== JK ==
==> flow/design.v (excerpt) <==
module audio_core(
	input clk,          
	input rst,          
	input tick,         
	input tick_1m,      
	input [15:0] accel_z,     
	input accel_valid,        
	output wire beat,   
	output [7:0] LED,   
	input PB_PLY, 	     
	input [3:0]  VOL,	  
	output P,		     
	output [3:0] SEGA,  
	output [7:0] SEGD,  
	output [7:0] BPM,   
	input [15:0] DATA,	  
	output note_req,      
	output song_end       
	);
For scale: ~4400 cells after synthesis.
Settings: LEC_CHECK=0, ABC_AREA=1, CAP_MARGIN=35, CORE_ASPECT_RATIO=0.54, CORE_MARGIN=3, CORE_UTILIZATION=35, CTS_CLUSTER_DIAMETER=33, GPL_ROUTABILITY_DRIVEN=0, GPL_TIMING_DRIVEN=1, PLACE_DENSITY_LB_ADDON=0.0, SETUP_SLACK_MARGIN=-0.11, SLEW_MARGIN=25; clock period 10.0 ns.
run.sh (not shown) runs the stock make flow with config.mk's settings and CLKGATE_MAP_FILE=.
Nothing crashed in JK and all stages finished; the problem is that the final layout failed, the offending checks being negative setup slack.
Here is what was changed in the inputs of MS compared with JK.
Settings: removing CORE_ASPECT_RATIO (formerly 0.54); removing SETUP_SLACK_MARGIN (formerly -0.11); removing GPL_ROUTABILITY_DRIVEN (formerly 0); removing CTS_CLUSTER_DIAMETER (formerly 33); changing CORE_MARGIN from 3 to 2; changing SLEW_MARGIN from 25 to 20; changing CAP_MARGIN from 35 to 20; setting PLACE_DENSITY to 0.55 for the first time; removing GPL_TIMING_DRIVEN (formerly 1); removing PLACE_DENSITY_LB_ADDON (formerly 0.0); removing ABC_AREA (formerly 1); changing the clock period (ns, I/O delays scaled along) from 10.0 to 10.1.
## What came out
- MS finished all stages; the layout is clean.
- Core util | MS vs JK | MS lower
- The final reports for MS and JK show clock network power share lower in the former.
- Taking JK as the reference, in MS number of vias per cell higher; HPWL after detailed placement lower.
- Of the two values seen for cell with the largest stage delay on the worst path, sky130_fd_sc_hd__clkdlybuf4s50_1 was produced by MS and sky130_fd_sc_hd__fa_2 by JK.
- Measured against each other, JK and MS differ in clock-buffer cell count, the higher figure coming from JK.
- The lower non-clock buffer count of JK and MS is in MS.
- The lower setup TNS after final layout of JK and MS is in JK.
- MS — met3 track demand over resource in global routing 13 points lower, JK as reference
- Relative to JK, the critical path depth of MS is lower by 196.
- MS ended with more synthesized area than JK.
- Wire: MS routes less than JK

* * *

Setup of job 5215:
Starting RTL as in the previous note.
clock: 3.48 ns
lec_check: 0
cap_margin: 20
core_margin: 2
core_utilization: 64
hold_slack_margin: 0.3
setup_slack_margin: -0.26
slew_margin: 20
Status(job 5215) = ERROR, stage = 5_1_grt
Edits applied to the flow inputs when going from job 5215 to job 3204:
# job 5215
export LEC_CHECK = 0
export CAP_MARGIN = 20
export CORE_MARGIN = 2
export CORE_UTILIZATION = 64
export HOLD_SLACK_MARGIN = 0.3
export SETUP_SLACK_MARGIN = -0.26
export SLEW_MARGIN = 20
create_clock -name core_clock -period 3.48 [get_ports {clk}]
# job 3204
export LEC_CHECK = 0
export CAP_MARGIN = 20
export CORE_MARGIN = 2
export CORE_UTILIZATION = 43
export PLACE_DENSITY_LB_ADDON = 0.01
export SETUP_SLACK_MARGIN = 2.92
export SLEW_MARGIN = 20
create_clock -name core_clock -period 10.0 [get_ports {clk}]
==> comparison <==
Job 5215 got as far as 5_1_grt, where a tool error ended the run. Job 3204: full flow OK, the timing, DRC and antenna checks passed. Die: job 3204 bigger than job 5215. From job 5215 to job 3204, synthesized cell count did not move at all. Reported for job 5215 and job 3204, number of flops mapped to enable cells by yosys turned out identical to the last digit. Job 3204 vs job 5215, initial cell density of the core went down by 22 points. As far as sequential cell area fraction in the yosys report goes, job 5215 and job 3204 are indistinguishable; the numbers are identical. Area of the core is lower on job 5215. Between job 5215 and job 3204, the worst setup slack after placement is lower for job 5215.
diff inputs: job 3204 => job 5030
# job 3204
export LEC_CHECK = 0
export CAP_MARGIN = 20
export CORE_MARGIN = 2
export CORE_UTILIZATION = 43
export PLACE_DENSITY_LB_ADDON = 0.01
export SETUP_SLACK_MARGIN = 2.92
export SLEW_MARGIN = 20
create_clock -name core_clock -period 10.0 [get_ports {clk}]
# job 5030
export LEC_CHECK = 0
export ABC_AREA = 1
export CAP_MARGIN = 20
export CORE_MARGIN = 2
export CORE_UTILIZATION = 72
export CTS_CLUSTER_DIAMETER = 380
export CTS_CLUSTER_SIZE = 100
export PLACE_DENSITY_LB_ADDON = 0.04
export SETUP_SLACK_MARGIN = 2.49
export SLEW_MARGIN = 20
create_clock -name core_clock -period 10.0 [get_ports {clk}]
### Flow results
- Count of instances resized after the clock tree is built was lower in job 3204 than in job 5030.
- Between job 3204 and job 5030, the flow reports post-synthesis area per instance decreasing by more than 10%.
- As far as number of enable flip-flop cells goes, job 3204 and job 5030 are indistinguishable; the numbers are identical.
- Job 5030 did not finish: a tool error stopped it during 5_1_grt.
- Job 3204 -> job 5030: core area decreased by more than a quarter
- Post-synthesis mux area share for job 5030 is lower than for job 3204.
- Summary of job 5030 over job 3204: die area now smaller, synthesized area shrank by about 4.7%, area fraction in compound gates shows a reduction of 9.1 points, number of setup buffers added after CTS rose by 26.
- Job 5030 vs job 3204 on simple logic cell fraction of the synthesized area: job 5030 is the higher one.
Input changes introduced in job 8190 (baseline for comparison: job 5030):
# job 5030
export LEC_CHECK = 0
export ABC_AREA = 1
export CAP_MARGIN = 20
export CORE_MARGIN = 2
export CORE_UTILIZATION = 72
export CTS_CLUSTER_DIAMETER = 380
export CTS_CLUSTER_SIZE = 100
export PLACE_DENSITY_LB_ADDON = 0.04
export SETUP_SLACK_MARGIN = 2.49
export SLEW_MARGIN = 20
create_clock -name core_clock -period 10.0 [get_ports {clk}]
# job 8190
export LEC_CHECK = 0
export CAP_MARGIN = 20
export CORE_MARGIN = 2
export CORE_UTILIZATION = 53
export SETUP_SLACK_MARGIN = -0.4
export SLEW_MARGIN = 20
create_clock -name core_clock -period 4.8 [get_ports {clk}]
### Flow results
- Looking at initial standard-cell utilization of the core across job 8190 and job 5030, the one that comes out lower is job 8190.
- Against job 5030, synthesized area per cell in job 8190 rose by more than 10%.
- Of job 8190 and job 5030, the run reporting the higher post-synthesis simple-gate area fraction was job 5030.
- Job 8190: flow complete, layout not clean; failing: setup timing
- Job 5030 did not finish; the tool stopped in 5_1_grt with error GRT-0116.
- Between job 5030 and job 8190, netlist area before placement increased.
- Taking job 8190 over job 5030, the number of instances in the synthesized netlist ratio works out to 0.899.
- Compared to job 5030, job 8190 has number of rows created at floorplan about 20% higher.
- Per the comparison of job 8190 with job 5030, number of placed instances, taps included now larger, part of the Yosys area used for sequential elements decreased by 0.86 points relative to the old numbers.
Modified inputs, job 2240 compared to job 8190
# job 8190
export LEC_CHECK = 0
export CAP_MARGIN = 20
export CORE_MARGIN = 2
export CORE_UTILIZATION = 53
export SETUP_SLACK_MARGIN = -0.4
export SLEW_MARGIN = 20
create_clock -name core_clock -period 4.8 [get_ports {clk}]
# job 2240
export LEC_CHECK = 0
export CAP_MARGIN = 20
export CORE_MARGIN = 2
export CORE_UTILIZATION = 68
export CTS_CLUSTER_DIAMETER = 315
export CTS_CLUSTER_SIZE = 33
export HOLD_SLACK_MARGIN = 0.3
export SLEW_MARGIN = 20
create_clock -name core_clock -period 3.86 [get_ports {clk}]
==> comparison <==
What the final checks of job 8190 revealed, after a flow that finished every stage, was a layout that fails on setup timing. Job 2240 failed in 4_1_cts with DPL-0033. Floorplan die height of job 2240 falls short of that of job 8190 by more than 10%. Die size: job 2240 vs job 8190 down about 22%. When job 2240 is measured against job 8190, its half-perimeter wire length after placement turns out about 0.6% lower.
Changes in job 6217 relative to job 2240:
# job 2240
export LEC_CHECK = 0
export CAP_MARGIN = 20
export CORE_MARGIN = 2
export CORE_UTILIZATION = 68
export CTS_CLUSTER_DIAMETER = 315
export CTS_CLUSTER_SIZE = 33
export HOLD_SLACK_MARGIN = 0.3
export SLEW_MARGIN = 20
create_clock -name core_clock -period 3.86 [get_ports {clk}]
# job 6217
export LEC_CHECK = 0
export CAP_MARGIN = 20
export CORE_MARGIN = 2
export CORE_UTILIZATION = 64
export SETUP_SLACK_MARGIN = 2.0
export SLEW_MARGIN = 20
create_clock -name core_clock -period 6.78 [get_ports {clk}]
## What came out
Job 6217 did not make it past 5_1_grt, where a tool error ended it.
Delta (job 6217 minus job 2240): final weighted congestion of routability-driven global placement fell 8.8%, post-place instance area went down by 17%, detailed-placement wirelength estimate has decreased.

* * *

== job 8626 ==
Starting RTL as in the previous note.
// audio_core
module audio_core(
	input clk,          
	input rst,          
	input tick,         
	input tick_1m,      
	input [15:0] accel_z,     
	input accel_valid,        
	output wire beat,   
	output [7:0] LED,   
	input PB_PLY, 	     
	input [3:0]  VOL,	  
	output P,		     
	output [3:0] SEGA,  
	output [7:0] SEGD,  
	output [7:0] BPM,   
	input [15:0] DATA,	  
	output note_req,      
	output song_end       
	);
export LEC_CHECK = 0
export ABC_AREA = 1
export CAP_MARGIN = 15
export CELL_PAD_IN_SITES_DETAIL_PLACEMENT = 2
export CELL_PAD_IN_SITES_GLOBAL_PLACEMENT = 3
export CORE_ASPECT_RATIO = 0.57
export CORE_MARGIN = 2
export CORE_UTILIZATION = 40
export CTS_CLUSTER_DIAMETER = 77
export GPL_ROUTABILITY_DRIVEN = 0
export MAX_ROUTING_LAYER = met4
export SETUP_SLACK_MARGIN = -0.5
export SLEW_MARGIN = 30
export TNS_END_PERCENT = 55
create_clock -name core_clock -period 5.7 [get_ports {clk}]
Job 8626 | ERROR | 3_1_place_gp_skip_io
Inputs modified between job 8626 and job 1857:
- ABC_AREA no longer set, was 1
- SETUP_SLACK_MARGIN now -0.56, was -0.5
- MAX_ROUTING_LAYER no longer set, was met4
- CELL_PAD_IN_SITES_DETAIL_PLACEMENT no longer set, was 2
- CORE_ASPECT_RATIO no longer set, was 0.57
- PLACE_DENSITY now 0.55, previously not set
- CTS_CLUSTER_DIAMETER no longer set, was 77
- GPL_ROUTABILITY_DRIVEN no longer set, was 0
- CAP_MARGIN now 20, was 15
- SLEW_MARGIN now 20, was 30
- CORE_UTILIZATION now 58, was 40
- TNS_END_PERCENT no longer set, was 55
- CELL_PAD_IN_SITES_GLOBAL_PLACEMENT no longer set, was 3
- the clock period (ns, I/O delays scaled along) now 6.95, was 5.7
- Although it ran to completion, job 1857 produced a layout that fails the final checks because of setup timing.
- Job 1857 vs job 8626: post-synthesis adder-cell area fraction down
- Diff job 1857 and job 8626: overall die height lower in job 8626
- On post-synthesis chip area from yosys: between job 1857 and job 8626, it ends up higher for job 1857.
Modified inputs, job 8274 compared to job 1857
- SETUP_SLACK_MARGIN changed from -0.56 to 1.32
- CORE_UTILIZATION changed from 58 to 56
- PLACE_DENSITY removed (was 0.55)
- the clock period (ns, I/O delays scaled along) changed from 6.95 to 4.8
Job 8274: buffers inserted during post-CTS setup optimization higher than job 1857
Number of standard-cell rows in the floorplan: lower on job 1857
The total die size reported for job 8274 is greater than that of job 1857 by 3.5%.
From job 1857 to job 8274 the numbers moved as follows: final RePlAce weighted congestion now larger, number of buffers created by CTS now larger, core utilization at floorplan now smaller.
Comparing job 1857 against job 8274, there is no change at all in number of top-level pins.
Job 8274 | ERROR | 5_1_grt
Diff job 1857..job 8274 | synthesized chip area reported by yosys | unchanged

* * *

audio_core again, from the RTL that the note above started with.
clock: 3.56 ns
lec_check: 0
cap_margin: 20
core_margin: 2
core_utilization: 60
hold_slack_margin: 0.3
setup_slack_margin: -0.3
slew_margin: 40
The baseline stopped in 5_1_grt on GRT-0116.
Change:
- ABC_AREA: unset -> 1
- CORE_UTILIZATION: 60 -> 52
- HOLD_SLACK_MARGIN: 0.3 -> unset
- PLACE_DENSITY: unset -> 0.55
- SETUP_SLACK_MARGIN: -0.3 -> unset
- SLEW_MARGIN: 40 -> 20
- clock period: 3.56 -> 6.53 ns (I/O delays scaled with it)
With this change the flow completed and failed the layout checks on negative setup slack; synthesized cell count grows by about 11%; die area grows by 9.8%; area after synthesis shrinks by about 4.7%.
Change:
- ABC_AREA: 1 -> unset
- CORE_UTILIZATION: 52 -> 69
- CTS_CLUSTER_DIAMETER: unset -> 390
- CTS_CLUSTER_SIZE: unset -> 99
- PLACE_DENSITY: 0.55 -> 0.37
- clock period: 6.53 -> 5.84 ns (I/O delays scaled with it)
- Now the flow never finished: it broke off in 5_1_grt (GRT-0232)
- synthesized cell count came out lower by 10%
- die size goes down by 21%
- synthesized area increases by 4.9%
Change:
- CORE_UTILIZATION: 69 -> 61
- CTS_CLUSTER_DIAMETER: 390 -> unset
- CTS_CLUSTER_SIZE: 99 -> unset
- PLACE_DENSITY: 0.37 -> unset
- clock period: 5.84 -> 5.03 ns (I/O delays scaled with it)
After rerunning: The changed run ended with an error in 5_1_grt. Synthesized cell count is unchanged. Synthesized area is unchanged. Die size rises by 13%.
Change:
- CORE_UTILIZATION: 61 -> 64
- CTS_CLUSTER_SIZE: unset -> 33
- HOLD_SLACK_MARGIN: unset -> 0.3
- clock period: 5.03 -> 3.94 ns (I/O delays scaled with it)
Outcome: The new run stopped in 5_1_grt. Die size is lower by 4.6%. Synthesized area stays the same. Synthesized cell count does not change.
Change:
- CAP_MARGIN: 20 -> 0
- SETUP_SLACK_MARGIN: unset -> -0.3
- clock period: 3.94 -> 3.52 ns (I/O delays scaled with it)
Outcome: The changed run never finished: it broke off in 5_1_grt. Synthesized cell count stays the same. Synthesized area is unchanged. Die size stays the same.

* * *

Setup of run A:
Starting RTL as in the previous note.
// audio_core
module audio_core(
	input clk,          
	input rst,          
	input tick,         
	input tick_1m,      
	input [15:0] accel_z,     
	input accel_valid,        
	output wire beat,   
	output [7:0] LED,   
	input PB_PLY, 	     
	input [3:0]  VOL,	  
	output P,		     
	output [3:0] SEGA,  
	output [7:0] SEGD,  
	output [7:0] BPM,   
	input [15:0] DATA,	  
	output note_req,      
	output song_end       
	);
Settings: LEC_CHECK=0, ABC_AREA=1, CAP_MARGIN=20, CORE_MARGIN=2, CORE_UTILIZATION=69, CTS_CLUSTER_DIAMETER=390, CTS_CLUSTER_SIZE=99, PLACE_DENSITY=0.86, SLEW_MARGIN=20; clock period 4.81 ns.
Run A did not make it past clock tree synthesis (4_1_cts), where a tool error ended it.
What run B does differently from run A at the input level:
# run A
export LEC_CHECK = 0
export ABC_AREA = 1
export CAP_MARGIN = 20
export CORE_MARGIN = 2
export CORE_UTILIZATION = 69
export CTS_CLUSTER_DIAMETER = 390
export CTS_CLUSTER_SIZE = 99
export PLACE_DENSITY = 0.86
export SLEW_MARGIN = 20
create_clock -name core_clock -period 4.81 [get_ports {clk}]
# run B
export LEC_CHECK = 0
export CAP_MARGIN = 20
export CORE_MARGIN = 2
export CORE_UTILIZATION = 64
export HOLD_SLACK_MARGIN = 0.3
export SETUP_SLACK_MARGIN = -0.3
export SLEW_MARGIN = 20
create_clock -name core_clock -period 4.14 [get_ports {clk}]
Findings:
None of the runs run A and run B ends with a clean layout.
What ended run A was a tool error in clock tree synthesis (4_1_cts); the run never finished.
Run status, run B: aborted in global routing (5_1_grt), error GRT-0116
From run A to run B the numbers moved as follows: share of synthesized cell area in and, or, nand and nor gates decreased by 5.8 points relative to the old numbers, synthesized cell count shows a reduction of 441.
Run B reports a higher core area than run A does.
Going from run A to run B, the adder and majority cell fraction of the synthesized area was found to have gone down by 0.66 points.
Between run B and run A, it is run B whose post-detailed-placement cell area is higher, by about 2%.
Edits applied to the flow inputs when going from run B to run C:
# run B
export LEC_CHECK = 0
export CAP_MARGIN = 20
export CORE_MARGIN = 2
export CORE_UTILIZATION = 64
export HOLD_SLACK_MARGIN = 0.3
export SETUP_SLACK_MARGIN = -0.3
export SLEW_MARGIN = 20
create_clock -name core_clock -period 4.14 [get_ports {clk}]
# run C
export LEC_CHECK = 0
export CAP_MARGIN = 35
export CELL_PAD_IN_SITES_DETAIL_PLACEMENT = 2
export CORE_MARGIN = 2
export CORE_UTILIZATION = 40
export HOLD_SLACK_MARGIN = 0.3
export SLEW_MARGIN = 20
create_clock -name core_clock -period 4.9 [get_ports {clk}]
Findings:
Run C failed in detailed placement (3_5_place_dp) with DPL-0033.
Diff run B -> run C: core box area climbed 62%; register bit total from synthesis shows no meaningful change; total die size went up by about 60%.
Comparing run C against run B, there is no change at all in synthesized area.
Inputs modified between run C and run D:
# run C
export LEC_CHECK = 0
export CAP_MARGIN = 35
export CELL_PAD_IN_SITES_DETAIL_PLACEMENT = 2
export CORE_MARGIN = 2
export CORE_UTILIZATION = 40
export HOLD_SLACK_MARGIN = 0.3
export SLEW_MARGIN = 20
create_clock -name core_clock -period 4.9 [get_ports {clk}]
# run D
export LEC_CHECK = 0
export CAP_MARGIN = 0
export CELL_PAD_IN_SITES_DETAIL_PLACEMENT = 2
export CELL_PAD_IN_SITES_GLOBAL_PLACEMENT = 3
export CORE_MARGIN = 2
export CORE_UTILIZATION = 40
export GPL_ROUTABILITY_DRIVEN = 1
export HOLD_SLACK_MARGIN = 0.3
export MAX_ROUTING_LAYER = met4
export SLEW_MARGIN = 20
export TNS_END_PERCENT = 55
create_clock -name core_clock -period 10.2 [get_ports {clk}]
### Flow results
- Run D reached the end of the flow, and the finished layout is clean on the timing, DRC and antenna checks.
- Number of cell rows came out exactly the same in run C and run D.
- Re sequential element share of the synthesized area: no difference whatsoever between run D and run C.
- Share of flip-flops with an asynchronous set or reset after synthesis came out exactly the same in run C and run D.
- From run C to run D, mean instance size in the synthesized netlist did not move at all.
- Post-synthesis mux area share essentially unchanged between run C and run D.
- Run D vs run C, routability-driven placement congestion ratio went up by 4.7%.
- In terms of width of the die, run D and run C differ only marginally.
- Run D and run C ended up with roughly the same number of distinct standard cells referenced by the synthesized netlist.
No activity file was given, so power comes from the tool's default toggle rates.
